// ALU
module ALU (
    input Clk,
    input Reset,
    input [7:0] operand_A, operand_B,
    input [3:0] Sel,
    output [7:0] Out,
    output [3:0] Flag);
    reg [7:0] Result;
    reg [3:0] FlagCpy;
    reg [7:0] nResult;
    reg [3:0] nFlag;
    reg [8:0] extendResult;
    reg [15:0] extendResult1;
    assign Out = Result;
    assign Flag = FlagCpy;
    always @(*)
    begin
        nResult = Result;
        nFlag = FlagCpy;
        extendResult = 9'd0;
        extendResult1 = 16'd0;
        case(Sel)
            4'h0:
                begin
                    extendResult = operand_A + operand_B;
                    if(extendResult >> 8 == 1)
                        nFlag = nFlag | 4'b0010;
                    else
                        nResult = extendResult[7:0];
                end
            4'h1:
                begin
                    if(operand_A < operand_B)
                        nFlag = nFlag | 4'b1000;
                    else
                        nResult = operand_A - operand_B;
                end
            4'h2:
                begin
                    extendResult1 = operand_A * operand_B;
  ...
==> flow/config.mk <==
export PLATFORM = sky130hd
export DESIGN_NAME = ALU
export DESIGN_NICKNAME = ALU
export VERILOG_FILES = /design/flow/design.v
export SDC_FILE = /design/flow/constraint.sdc
export NUM_CORES = 4
export LEC_CHECK = 0
export CAP_MARGIN = 20
export CELL_PAD_IN_SITES_GLOBAL_PLACEMENT = 0
export CORE_MARGIN = 2
export CORE_UTILIZATION = 42
export MIN_ROUTING_LAYER = met2
export SLEW_MARGIN = 40
==> flow/constraint.sdc <==
create_clock -name core_clock -period 13.5 [get_ports {Clk}]
set_input_delay 2.7000 -clock core_clock [delete_from_list [all_inputs] [get_ports {Clk}]]
set_output_delay 2.7000 -clock core_clock [all_outputs]
set_load 0.01 [all_outputs]
run.sh (not shown) runs the stock make flow with config.mk's settings and CLKGATE_MAP_FILE=.
The baseline completed with no timing, DRC or antenna violations.
Next try:
CELL_PAD_IN_SITES_GLOBAL_PLACEMENT = default   (was 0)
CORE_UTILIZATION = 39   (was 42)
MIN_ROUTING_LAYER = default   (was met2)
SLEW_MARGIN = 20   (was 40)
clock period = 16.4 ns   (was 13.5 ns; I/O delays follow)
Combinational power drops by about 27%.
Setup slack improved by 0.48 ns.
Wire length drops by 12%.
Synthesized area is unchanged.
Die size climbs by 7.4%.
Cell count drops by 2.5%.

========
Starting RTL as in the previous note.
Settings: LEC_CHECK=0, ABC_AREA=1, CAP_MARGIN=20, CORE_ASPECT_RATIO=1.47, CORE_MARGIN=2, CORE_UTILIZATION=72, CTS_CLUSTER_DIAMETER=205, CTS_CLUSTER_SIZE=98, PLACE_DENSITY=0.39, SLEW_MARGIN=20, TNS_END_PERCENT=10; clock period 12.3 ns.
The baseline ran to the end with no violations.
Change:
ABC_AREA = not set   (was 1)
CORE_ASPECT_RATIO = not set   (was 1.47)
CTS_CLUSTER_DIAMETER = 175   (was 205)
CTS_CLUSTER_SIZE = 96   (was 98)
PLACE_DENSITY = not set   (was 0.39)
TNS_END_PERCENT = 5   (was 10)
clock period = 12.2 ns   (was 12.3 ns; I/O delays follow)
=> The changed run failed in 5_1_grt with ODB-0269; die size decreases by 7.8%; synthesized cell count decreases by 25%; synthesized area decreases by 8.0%.
Change:
CORE_MARGIN = 10   (was 2)
CORE_UTILIZATION = 31   (was 72)
CTS_CLUSTER_DIAMETER = not set   (was 175)
CTS_CLUSTER_SIZE = not set   (was 96)
TNS_END_PERCENT = 15   (was 5)
clock period = 13.5 ns   (was 12.2 ns; I/O delays follow)
After rerunning:
- The new run completed without violations
- synthesized cell count stays the same
- synthesized area stays the same
- die area is higher to 2.8 times its value

========
Setup of v32:
ALU again, from the RTL that the note above started with.
==> flow/config.mk <==
export PLATFORM = sky130hd
export DESIGN_NAME = ALU
export DESIGN_NICKNAME = ALU
export VERILOG_FILES = /design/flow/design.v
export SDC_FILE = /design/flow/constraint.sdc
export NUM_CORES = 4
export LEC_CHECK = 0
export CAP_MARGIN = 20
export CORE_MARGIN = 10
export CORE_UTILIZATION = 40
export SETUP_SLACK_MARGIN = -1.22
export SLEW_MARGIN = 20
export TNS_END_PERCENT = 25
==> flow/constraint.sdc <==
create_clock -name core_clock -period 13.5 [get_ports {Clk}]
set_input_delay 2.7000 -clock core_clock [delete_from_list [all_inputs] [get_ports {Clk}]]
set_output_delay 2.7000 -clock core_clock [all_outputs]
set_load 0.01 [all_outputs]
No crash in v32: every stage finished, but the layout fails its final checks due to negative setup slack.
--- input diff v32..v33 ---
-- flow/config.mk --
<<< v32, line 8
export CAP_MARGIN = 20
export CORE_MARGIN = 10
export CORE_UTILIZATION = 40
export SETUP_SLACK_MARGIN = -1.22
export SLEW_MARGIN = 20
export TNS_END_PERCENT = 25
>>> v33, line 8
export CAP_MARGIN = 20
export CELL_PAD_IN_SITES_GLOBAL_PLACEMENT = 2
export CORE_MARGIN = 2
export CORE_UTILIZATION = 40
export MIN_ROUTING_LAYER = met2
export SLEW_MARGIN = 20
==> flow/constraint.sdc <==
create_clock -name core_clock -period 15.4 [get_ports {Clk}]
set_input_delay 3.0800 -clock core_clock [delete_from_list [all_inputs] [get_ports {Clk}]]
set_output_delay 3.0800 -clock core_clock [all_outputs]
set_load 0.01 [all_outputs]
v33 has completed all stages; timing, DRC and antenna checks passed. Across both runs, period utilization was lower for v33 than for v32. Of the two values seen for cell with the largest stage delay on the worst path, sky130_fd_sc_hd__clkdlybuf4s50_1 was produced by v32 and sky130_fd_sc_hd__or4b_4 by v33. The lower smallest hold slack came out of v32. Diff v33..v32 | floorplan utilization | unchanged. [compare] base=v32 new=v33: post-synthesis to final-layout area growth went down 3.8 points; final routed wirelength across all metal layers went up about 23%; final area went down about 3.3%. v33 ends up with higher share of final layout cell area taken by clock buffers and inverters than v32 does.
Input changes introduced in v59 (baseline for comparison: v33):
-- flow/config.mk --
<<< v33, line 8
export CAP_MARGIN = 20
export CELL_PAD_IN_SITES_GLOBAL_PLACEMENT = 2
export CORE_MARGIN = 2
export CORE_UTILIZATION = 40
export MIN_ROUTING_LAYER = met2
export SLEW_MARGIN = 20
>>> v59, line 8
export CAP_MARGIN = 20
export CORE_MARGIN = 10
export CORE_UTILIZATION = 40
export SETUP_SLACK_MARGIN = -1.18
export SLEW_MARGIN = 20
export TNS_END_PERCENT = 50
==> flow/constraint.sdc <==
create_clock -name core_clock -period 13.5 [get_ports {Clk}]
set_input_delay 2.7000 -clock core_clock [delete_from_list [all_inputs] [get_ports {Clk}]]
set_output_delay 2.7000 -clock core_clock [all_outputs]
set_load 0.01 [all_outputs]
Notes after the runs:
- v59 -> stages 100% | layout checks FAIL | negative setup slack
- From v33 to v59 the numbers moved as follows: number of detailed-route iterations in the first pass decreased 22; normalized max-slew margin increased 14 points; core utilization increased 1.6 points; count of buffers not belonging to the clock network in the layout increased about 75%.
- Setup slack in v59 is 1060 ps below v33.
Input changes introduced in v51 (baseline for comparison: v59):
==> flow/config.mk <==
export PLATFORM = sky130hd
export DESIGN_NAME = ALU
export DESIGN_NICKNAME = ALU
export VERILOG_FILES = /design/flow/design.v
export SDC_FILE = /design/flow/constraint.sdc
export NUM_CORES = 4
export LEC_CHECK = 0
export CAP_MARGIN = 10
export CELL_PAD_IN_SITES_GLOBAL_PLACEMENT = 0
export CORE_MARGIN = 2
export CORE_UTILIZATION = 42
export MIN_ROUTING_LAYER = met2
export PLACE_DENSITY = 0.56
export SETUP_SLACK_MARGIN = -0.73
export SLEW_MARGIN = 40
## What came out
As for a clean layout from v51 and v59, there is none. v59: flow complete, layout not clean; failing: negative setup slack. Nothing crashed in v51 and all stages finished; the problem is that the final layout failed, the offending checks being design-rule violations, negative setup slack. Delta (v51 minus v59): sequential share of power went down 0.6 points, relative max-transition margin went down by 4.6 points, internal power component now sits higher. There was hardly any difference in sequential share of cell area between v51 and v59. The final reports for v51 and v59 show clock group share of total power higher in the former. Relative to v59, die extent in y has gone down in v51. v51 ended up with sky130_fd_sc_hd__or4b_4 as its slowest stage cell on the critical path; v59 ended up with sky130_fd_sc_hd__clkdlybuf4s50_1. Compared with v59, v51 ends up with a larger final cell area. Between v51 and v59, the setup TNS is lower for v51.
Power is estimated from default activity; no workload was simulated.
